==> run X <==
==> flow/design.v (excerpt) <==
module neuron_intra_Nbits #(
    parameter N = 16,
    parameter N_INPUTS = 16,
    parameter LOG_N_INPUTS = 4  
) (
    input  wire                         clk,
    input  wire                         rst,
    input  wire                         en,
    input  wire signed [N*N_INPUTS-1:0] W,     
    input  wire signed [N*N_INPUTS-1:0] X_N,   
    output reg signed [         N-1:0] Out
);
  wire signed [2*N*N_INPUTS-1:0] prod;
  wire signed [         N-1:0] act_out;
  genvar i;
  generate
    for (i = 0; i < N_INPUTS; i = i + 1) begin : mults
      wire signed [N-1:0] Wi;
      wire signed [N-1:0] Xi;
      assign Wi = W[i*N+:N];
      assign Xi = X_N[i*N+:N];
      assign prod[i*2*N+:2*N] = Wi * Xi;
    end
  endgenerate
  genvar j, k;
  generate
    for (j = 0; j < LOG_N_INPUTS; j = j + 1) begin : ADDER_TREE
      wire signed [2*N*(N_INPUTS >> (j+1))-1:0] sum_stage;
      if(j == 0) begin
        for (k = 0; k < (N_INPUTS >> (j+1)); k = k + 1) begin : STAGE0
          assign sum_stage[2*k*N+:2*N] = prod[2*k*2*N+:2*N] + prod[(2*k+1)*2*N+:2*N];
        end
      end else begin
        for (k = 0; k < (N_INPUTS >> (j+1)); k = k + 1) begin : STAGEJ
          assign sum_stage[2*k*N+:2*N] = ADDER_TREE[j-1].sum_stage[2*k*2*N+:2*N] + ADDER_TREE[j-1].sum_stage[(2*k+1)*2*N+:2*N];
        end
      end
    end
    wire signed [2*N-1:0] sum_all;
    assign sum_all = ADDER_TREE[LOG_N_INPUTS-1].sum_stage;
  endgenerate
  reg signed [2*N-1:0] acc;
  always @(posedge clk or posedge rst) begin
    if (rst) begin
		acc <= 0;
		Out <= 0;
	 end
    else if (en) begin
		acc <= sum_all;
		Out <= act_out;
	 end
  end
  localparam signed [N-1:0] MAX_VAL = {1'b0, {(N-1){1'b1}}};  
  assign act_out = (acc < 0) ? 0 : (acc > MAX_VAL) ? MAX_VAL : acc;
endmodule
clock: 22.5 ns
lec_check: 0
cap_margin: 20
cell_pad_in_sites_detail_placement: 0
cell_pad_in_sites_global_placement: 1
core_margin: 2
core_utilization: 24
gpl_routability_driven: 1
max_routing_layer: met5
place_density_lb_addon: 0.01
setup_slack_margin: 1.87
slew_margin: 20
run.sh (not shown) runs the stock make flow with config.mk's settings and CLKGATE_MAP_FILE=.
==> run R (differences from run X) <==
==> flow/config.mk (replaced) <==
export PLATFORM = sky130hd
export DESIGN_NAME = neuron_intra_Nbits
export DESIGN_NICKNAME = neuron_intra_Nbits
export VERILOG_FILES = /design/flow/design.v
export SDC_FILE = /design/flow/constraint.sdc
export NUM_CORES = 4
export LEC_CHECK = 0
export CAP_MARGIN = 20
export CORE_MARGIN = 2
export CORE_UTILIZATION = 70
export MAX_ROUTING_LAYER = met4
export SLEW_MARGIN = 20
==> flow/constraint.sdc (replaced) <==
create_clock -name core_clock -period 11.1 [get_ports {clk}]
set_input_delay 2.2200 -clock core_clock [delete_from_list [all_inputs] [get_ports {clk}]]
set_output_delay 2.2200 -clock core_clock [all_outputs]
set_load 0.01 [all_outputs]
==> run B (differences from run X) <==
==> flow/config.mk (replaced) <==
export PLATFORM = sky130hd
export DESIGN_NAME = neuron_intra_Nbits
export DESIGN_NICKNAME = neuron_intra_Nbits
export VERILOG_FILES = /design/flow/design.v
export SDC_FILE = /design/flow/constraint.sdc
export NUM_CORES = 4
export LEC_CHECK = 0
export CAP_MARGIN = 20
export CORE_MARGIN = 2
export CORE_UTILIZATION = 40
export MAX_ROUTING_LAYER = met4
export SETUP_SLACK_MARGIN = 3.17
export SLEW_MARGIN = 20
==> flow/constraint.sdc (replaced) <==
create_clock -name core_clock -period 13.5 [get_ports {clk}]
set_input_delay 2.7000 -clock core_clock [delete_from_list [all_inputs] [get_ports {clk}]]
set_output_delay 2.7000 -clock core_clock [all_outputs]
set_load 0.01 [all_outputs]
==> out/summary.txt <==
post-CTS setup buffer count = 179
Total GRT Usage = 0.500
Final setup violation count = 21
status = failed layout checks
final worst slack = -1.15 ns
fp util = 0.704
setup_tns = -14.61 ns
Fail Reasons = setup timing
grt met3 use = 0.102
crit path launch = W[170]
Fmax = 81.6 MHz
Source of the figures above: run R

==> out/summary.txt <==
status = no timing/DRC/antenna violations
grt met3 use = 0.0239
final worst slack = 1.02 ns
setup_tns = 0 ns
fp util = 0.402
Final setup violation count = 0
post-CTS setup buffer count = 291
crit path launch = X_N[138]
Source of the figures above: run B

==> out/summary.txt <==
Total GRT Usage = 0.224
crit path launch = W[63]
Fmax = 60.7 MHz
fp util = 0.241
Synth Instances = 16200
grt met3 use = 0.00961
status = no timing/DRC/antenna violations
post_cts resized = 0
grt ovf = 0
setup_tns = 0 ns
final worst slack = 6.03 ns
clk slew on worst S/H paths = 0.09 ns
clock buffers = 5
post-CTS setup buffer count = 0
Seq area share = 0.00691
Source of the figures above: run X


* * *

==> 07-03 <==
==> flow/design.v <==
module neuron_intra_Nbits #(
    parameter N = 16,
    parameter N_INPUTS = 16,
    parameter LOG_N_INPUTS = 4  
) (
    input  wire                         clk,
    input  wire                         rst,
    input  wire                         en,
    input  wire signed [N*N_INPUTS-1:0] W,     
    input  wire signed [N*N_INPUTS-1:0] X_N,   
    output reg signed [         N-1:0] Out
);
  wire signed [2*N*N_INPUTS-1:0] prod;
  wire signed [         N-1:0] act_out;
  genvar i;
  generate
    for (i = 0; i < N_INPUTS; i = i + 1) begin : mults
      wire signed [N-1:0] Wi;
      wire signed [N-1:0] Xi;
      assign Wi = W[i*N+:N];
      assign Xi = X_N[i*N+:N];
      assign prod[i*2*N+:2*N] = Wi * Xi;
    end
  endgenerate
  genvar j, k;
  generate
    for (j = 0; j < LOG_N_INPUTS; j = j + 1) begin : ADDER_TREE
      wire signed [2*N*(N_INPUTS >> (j+1))-1:0] sum_stage;
      if(j == 0) begin
        for (k = 0; k < (N_INPUTS >> (j+1)); k = k + 1) begin : STAGE0
          assign sum_stage[2*k*N+:2*N] = prod[2*k*2*N+:2*N] + prod[(2*k+1)*2*N+:2*N];
        end
      end else begin
        for (k = 0; k < (N_INPUTS >> (j+1)); k = k + 1) begin : STAGEJ
          assign sum_stage[2*k*N+:2*N] = ADDER_TREE[j-1].sum_stage[2*k*2*N+:2*N] + ADDER_TREE[j-1].sum_stage[(2*k+1)*2*N+:2*N];
        end
      end
    end
    wire signed [2*N-1:0] sum_all;
    assign sum_all = ADDER_TREE[LOG_N_INPUTS-1].sum_stage;
  endgenerate
  reg signed [2*N-1:0] acc;
  always @(posedge clk or posedge rst) begin
    if (rst) begin
		acc <= 0;
		Out <= 0;
	 end
    else if (en) begin
		acc <= sum_all;
		Out <= act_out;
	 end
  end
  localparam signed [N-1:0] MAX_VAL = {1'b0, {(N-1){1'b1}}};  
  assign act_out = (acc < 0) ? 0 : (acc > MAX_VAL) ? MAX_VAL : acc;
endmodule
==> flow/run.sh <==
#!/bin/bash
# the make line also repeats each setting of config.mk as NAME=value (left out here)
make -C /OpenROAD-flow-scripts/flow DESIGN_CONFIG=/design/flow/config.mk WORK_HOME=/design/flow/orfs CLKGATE_MAP_FILE= finish
==> flow/config.mk <==
export PLATFORM = sky130hd
export DESIGN_NAME = neuron_intra_Nbits
export DESIGN_NICKNAME = neuron_intra_Nbits
export VERILOG_FILES = /design/flow/design.v
export SDC_FILE = /design/flow/constraint.sdc
export NUM_CORES = 4
export LEC_CHECK = 0
export ABC_AREA = 1
export CAP_MARGIN = 20
export CELL_PAD_IN_SITES_DETAIL_PLACEMENT = 0
export CELL_PAD_IN_SITES_GLOBAL_PLACEMENT = 1
export CORE_MARGIN = 2
export CORE_UTILIZATION = 58
export GPL_ROUTABILITY_DRIVEN = 1
export MAX_ROUTING_LAYER = met5
export SETUP_SLACK_MARGIN = 1.73
export SLEW_MARGIN = 20
==> flow/constraint.sdc <==
create_clock -name core_clock -period 15.5 [get_ports {clk}]
set_input_delay 3.1000 -clock core_clock [delete_from_list [all_inputs] [get_ports {clk}]]
set_output_delay 3.1000 -clock core_clock [all_outputs]
set_load 0.01 [all_outputs]
==> 07-11: changes against 07-03 <==
==> flow/config.mk (replaced) <==
export PLATFORM = sky130hd
export DESIGN_NAME = neuron_intra_Nbits
export DESIGN_NICKNAME = neuron_intra_Nbits
export VERILOG_FILES = /design/flow/design.v
export SDC_FILE = /design/flow/constraint.sdc
export NUM_CORES = 4
export LEC_CHECK = 0
export ABC_AREA = 1
export CAP_MARGIN = 15
export CELL_PAD_IN_SITES_DETAIL_PLACEMENT = 0
export CELL_PAD_IN_SITES_GLOBAL_PLACEMENT = 0
export CORE_MARGIN = 2
export CORE_UTILIZATION = 67
export GPL_ROUTABILITY_DRIVEN = 1
export MAX_ROUTING_LAYER = met5
export SETUP_SLACK_MARGIN = 1.15
export SLEW_MARGIN = 20
==> flow/constraint.sdc (replaced) <==
create_clock -name core_clock -period 10.6 [get_ports {clk}]
set_input_delay 2.1200 -clock core_clock [delete_from_list [all_inputs] [get_ports {clk}]]
set_output_delay 2.1200 -clock core_clock [all_outputs]
set_load 0.01 [all_outputs]
==> 03-13: changes against 07-03 <==
==> flow/config.mk (replaced) <==
export PLATFORM = sky130hd
export DESIGN_NAME = neuron_intra_Nbits
export DESIGN_NICKNAME = neuron_intra_Nbits
export VERILOG_FILES = /design/flow/design.v
export SDC_FILE = /design/flow/constraint.sdc
export NUM_CORES = 4
export LEC_CHECK = 0
export CAP_MARGIN = 20
export CELL_PAD_IN_SITES_DETAIL_PLACEMENT = 0
export CELL_PAD_IN_SITES_GLOBAL_PLACEMENT = 1
export CORE_MARGIN = 2
export CORE_UTILIZATION = 64
export GPL_ROUTABILITY_DRIVEN = 1
export MAX_ROUTING_LAYER = met5
export SETUP_SLACK_MARGIN = 1.87
export SLEW_MARGIN = 20
==> flow/constraint.sdc (replaced) <==
create_clock -name core_clock -period 14.0 [get_ports {clk}]
set_input_delay 2.8000 -clock core_clock [delete_from_list [all_inputs] [get_ports {clk}]]
set_output_delay 2.8000 -clock core_clock [all_outputs]
set_load 0.01 [all_outputs]
==> 04-21: changes against 07-03 <==
==> flow/config.mk (replaced) <==
export PLATFORM = sky130hd
export DESIGN_NAME = neuron_intra_Nbits
export DESIGN_NICKNAME = neuron_intra_Nbits
export VERILOG_FILES = /design/flow/design.v
export SDC_FILE = /design/flow/constraint.sdc
export NUM_CORES = 4
export LEC_CHECK = 0
export CAP_MARGIN = 20
export CORE_MARGIN = 2
export CORE_UTILIZATION = 60
export SETUP_SLACK_MARGIN = 1.42
export SLEW_MARGIN = 20
==> flow/constraint.sdc (replaced) <==
create_clock -name core_clock -period 11.7 [get_ports {clk}]
set_input_delay 2.3400 -clock core_clock [delete_from_list [all_inputs] [get_ports {clk}]]
set_output_delay 2.3400 -clock core_clock [all_outputs]
set_load 0.01 [all_outputs]
==> qor summary <==
quantity                                                                              03-13                       04-21                    07-03                       07-11
Status                                                              complete, no violations  complete, but fails checks  complete, no violations  complete, but fails checks
Violated checks                                                                           -        negative setup slack                        -        negative setup slack
Met1 track demand over resource                                                       54.0%                       52.3%                    51.9%                       59.7%
Antenna violations before repair                                                         34                          21                       36                          37
Design area                                                                       0.174 mm²                   0.188 mm²                0.171 mm²                   0.194 mm²
Register clock-pin slew on the reported worst setup and hold paths                  0.08 ns                     0.08 ns                  0.09 ns                     0.07 ns
Antenna cells                                                                            28                          12                       21                          40
Layout inverter count without the clock tree                                           5258                        5258                     7156                        7158
MUX share of area                                                                    0.185%                      0.185%                       0%                          0%
Core Util, Final                                                                      70.9%                       71.6%                    61.4%                       80.6%
Number of placement rows                                                                182                         188                      194                         180
Crit path launch                                                                   X_N[255]                    X_N[138]                 X_N[207]                      W[191]
Non-filler instance count after layout                                                20359                       21880                    22446                       23958
Post-route met1 wirelength                                                        181000 µm                   193000 µm                202000 µm                   188000 µm
Final setup violation count                                                               0                          15                        0                          21

* * *

==> inputs of exp/fjord <==
RTL: the design.v shown in full above, as it stands there.
export LEC_CHECK = 0
export CAP_MARGIN = 15
export CELL_PAD_IN_SITES_DETAIL_PLACEMENT = 0
export CELL_PAD_IN_SITES_GLOBAL_PLACEMENT = 0
export CORE_MARGIN = 2
export CORE_UTILIZATION = 72
export CTS_CLUSTER_DIAMETER = 234
export CTS_CLUSTER_SIZE = 34
export GPL_ROUTABILITY_DRIVEN = 1
export HOLD_SLACK_MARGIN = 0.28
export MAX_ROUTING_LAYER = met5
export SETUP_SLACK_MARGIN = 2.54
export SLEW_MARGIN = 20
export TNS_END_PERCENT = 40
create_clock -name core_clock -period 8.53 [get_ports {clk}]
==> exp/harbor: changes against exp/fjord <==
Settings changed: CAP_MARGIN 15 to 20, CELL_PAD_IN_SITES_GLOBAL_PLACEMENT 0 to 1, CORE_ASPECT_RATIO from default to 0.5, CORE_UTILIZATION 72 to 34, CTS_CLUSTER_DIAMETER 234 to default, CTS_CLUSTER_SIZE 34 to 11, HOLD_SLACK_MARGIN 0.28 to default, SETUP_SLACK_MARGIN 2.54 to default, TNS_END_PERCENT 40 to 5.
==> flow/constraint.sdc (replaced) <==
create_clock -name core_clock -period 22.5 [get_ports {clk}]
set_input_delay 4.5000 -clock core_clock [delete_from_list [all_inputs] [get_ports {clk}]]
set_output_delay 4.5000 -clock core_clock [all_outputs]
set_load 0.01 [all_outputs]
==> results <==
item                                                                 exp/fjord       exp/harbor
Starting density of the core                                             72.6%            34.3%
Antenna violations before repair                                            27               53
Required time at the endpoint of the critical path                     8.74 ns         22.69 ns
Number of nets in the layout                                             24576            22699
Via count of the first global-routing pass                              135371           119041
Setup-failing EPs final                                                     29                0
Die H                                                                   472 um           486 um
Post-Route Setup TNS                                                 -68.77 ns             0 ns
Fillcell total                                                           12475            47001
Number of warnings in the stage logs                                        52               46
Critical path peak fanout                                                    6               16
Worst setup slack for register-to-register paths                       6.16 ns         19.91 ns
Via count                                                               119759           105351
RSZ-0062 raised after global routing                                       yes               no
Slowest-stage cell, CP                                                    fa_2  clkdlybuf4s50_1
Met2 capacity usage during global routing                                77.7%            40.5%
Status                                              complete, but fails checks  no timing/DRC/antenna violations
Violated checks                                                   setup timing                -
Resized Gates After CTS                                                    814                0

* * *

==> job 4309: inputs <==
RTL: the design.v shown in full above, as it stands there.
==> flow/config.mk <==
export PLATFORM = sky130hd
export DESIGN_NAME = neuron_intra_Nbits
export DESIGN_NICKNAME = neuron_intra_Nbits
export VERILOG_FILES = /design/flow/design.v
export SDC_FILE = /design/flow/constraint.sdc
export NUM_CORES = 4
export LEC_CHECK = 0
export ABC_AREA = 0
export CAP_MARGIN = 20
export CELL_PAD_IN_SITES_DETAIL_PLACEMENT = 2
export CELL_PAD_IN_SITES_GLOBAL_PLACEMENT = 2
export CORE_ASPECT_RATIO = 1.51
export CORE_MARGIN = 2
export CORE_UTILIZATION = 40
export CTS_CLUSTER_DIAMETER = 209
export MIN_ROUTING_LAYER = met2
export PLACE_DENSITY_LB_ADDON = 0.04
export SETUP_SLACK_MARGIN = -0.51
export SLEW_MARGIN = 40
export TNS_END_PERCENT = 40
==> flow/constraint.sdc <==
create_clock -name core_clock -period 13.5 [get_ports {clk}]
set_input_delay 2.7000 -clock core_clock [delete_from_list [all_inputs] [get_ports {clk}]]
set_output_delay 2.7000 -clock core_clock [all_outputs]
set_load 0.01 [all_outputs]
==> inputs of job 4329, as changes to job 4309 <==
==> flow/config.mk (replaced) <==
export PLATFORM = sky130hd
export DESIGN_NAME = neuron_intra_Nbits
export DESIGN_NICKNAME = neuron_intra_Nbits
export VERILOG_FILES = /design/flow/design.v
export SDC_FILE = /design/flow/constraint.sdc
export NUM_CORES = 4
export LEC_CHECK = 0
export CAP_MARGIN = 20
export CORE_MARGIN = 2
export CORE_UTILIZATION = 67
export MAX_ROUTING_LAYER = met4
export SETUP_SLACK_MARGIN = 1.17
export SLEW_MARGIN = 20
==> flow/constraint.sdc (replaced) <==
create_clock -name core_clock -period 11.0 [get_ports {clk}]
set_input_delay 2.2000 -clock core_clock [delete_from_list [all_inputs] [get_ports {clk}]]
set_output_delay 2.2000 -clock core_clock [all_outputs]
set_load 0.01 [all_outputs]
==> inputs of job 4162, as changes to job 4309 <==
==> flow/config.mk (replaced) <==
export PLATFORM = sky130hd
export DESIGN_NAME = neuron_intra_Nbits
export DESIGN_NICKNAME = neuron_intra_Nbits
export VERILOG_FILES = /design/flow/design.v
export SDC_FILE = /design/flow/constraint.sdc
export NUM_CORES = 4
export LEC_CHECK = 0
export CAP_MARGIN = 20
export CORE_MARGIN = 2
export CORE_UTILIZATION = 71
export PLACE_DENSITY_LB_ADDON = 0.24
export SETUP_SLACK_MARGIN = 2.89
export SLEW_MARGIN = 20
==> flow/constraint.sdc (replaced) <==
create_clock -name core_clock -period 13.1 [get_ports {clk}]
set_input_delay 2.6200 -clock core_clock [delete_from_list [all_inputs] [get_ports {clk}]]
set_output_delay 2.6200 -clock core_clock [all_outputs]
set_load 0.01 [all_outputs]
==> summary of the runs <==
Flip-flop count is the same in job 4309 and job 4162. Non-clock buffer count: job 4329 > job 4309 > job 4162. Final area, highest first: job 4329, job 4309, job 4162. The lowest clock skew belongs to job 4329, the highest to job 4309. Job 4329 finished but failed the layout checks on negative setup slack. Job 4162 finished clean. Job 4309 finished but fails on antenna violations, negative setup slack. Against job 4309, the global-route usage of job 4162 is lower by 7.6 points. In synthesized area, job 4309 and job 4329 do not differ. First-iteration DRC count, highest first: job 4309, job 4162, job 4329. Clock-buffer cell count is the same in job 4162 and job 4329.
==> figures <==
metric                                                                              job 4329                                  job 4309    job 4162
Worst hold path startpoint                                                            Out[0]                                   Out[13]      Out[5]
DRT antenna net count                                                                      0                                         1           0
Clk_skew                                                                            16.16 ps                                  20.87 ps    17.53 ps
Routed wire length per instance                                                     24.93 um                                  32.16 um    26.05 um
Outcome                                                             finished with violations                  finished with violations  no timing/DRC/antenna violations
Violated checks                                                         negative setup slack  antenna violations, negative setup slack           -
Count of fill cells added during filler insertion                                      15485                                     42072       13448
Maximum fanout encountered on the critical timing path                                     5                                         7           9
Critical Path Slowest Stage Cell                                                        fa_2                                      fa_1        fa_1
Clock latency of the later-clocked register in the worst-skew pair                    320 ps                                    350 ps      330 ps
Buffer share of cell area                                                             13.58%                                    10.74%      9.774%
FF-to-FF Start                                                                       acc[30]                                   acc[26]     acc[30]
Length of the first detailed-routing pass in iterations                                    8                                        10           7
Post-route cell area                                                              0.1885 mm2                                0.1835 mm2  0.1799 mm2
Via count of the first global-routing pass                                            132270                                    203917      130963
Maximum cell stage delay along the critical path                                      620 ps                                    660 ps      630 ps
Post-CTS Setup Inserts                                                                   237                                         0         281
Drt initial violations                                                                 10062                                     33669       12700
Tap cell count                                                                          3150                                      5272        2975
Final Instance Count excl. Fillers                                                     21660                                     23375       20649
Die height                                                                          489.5 um                                  776.2 um    475.7 um
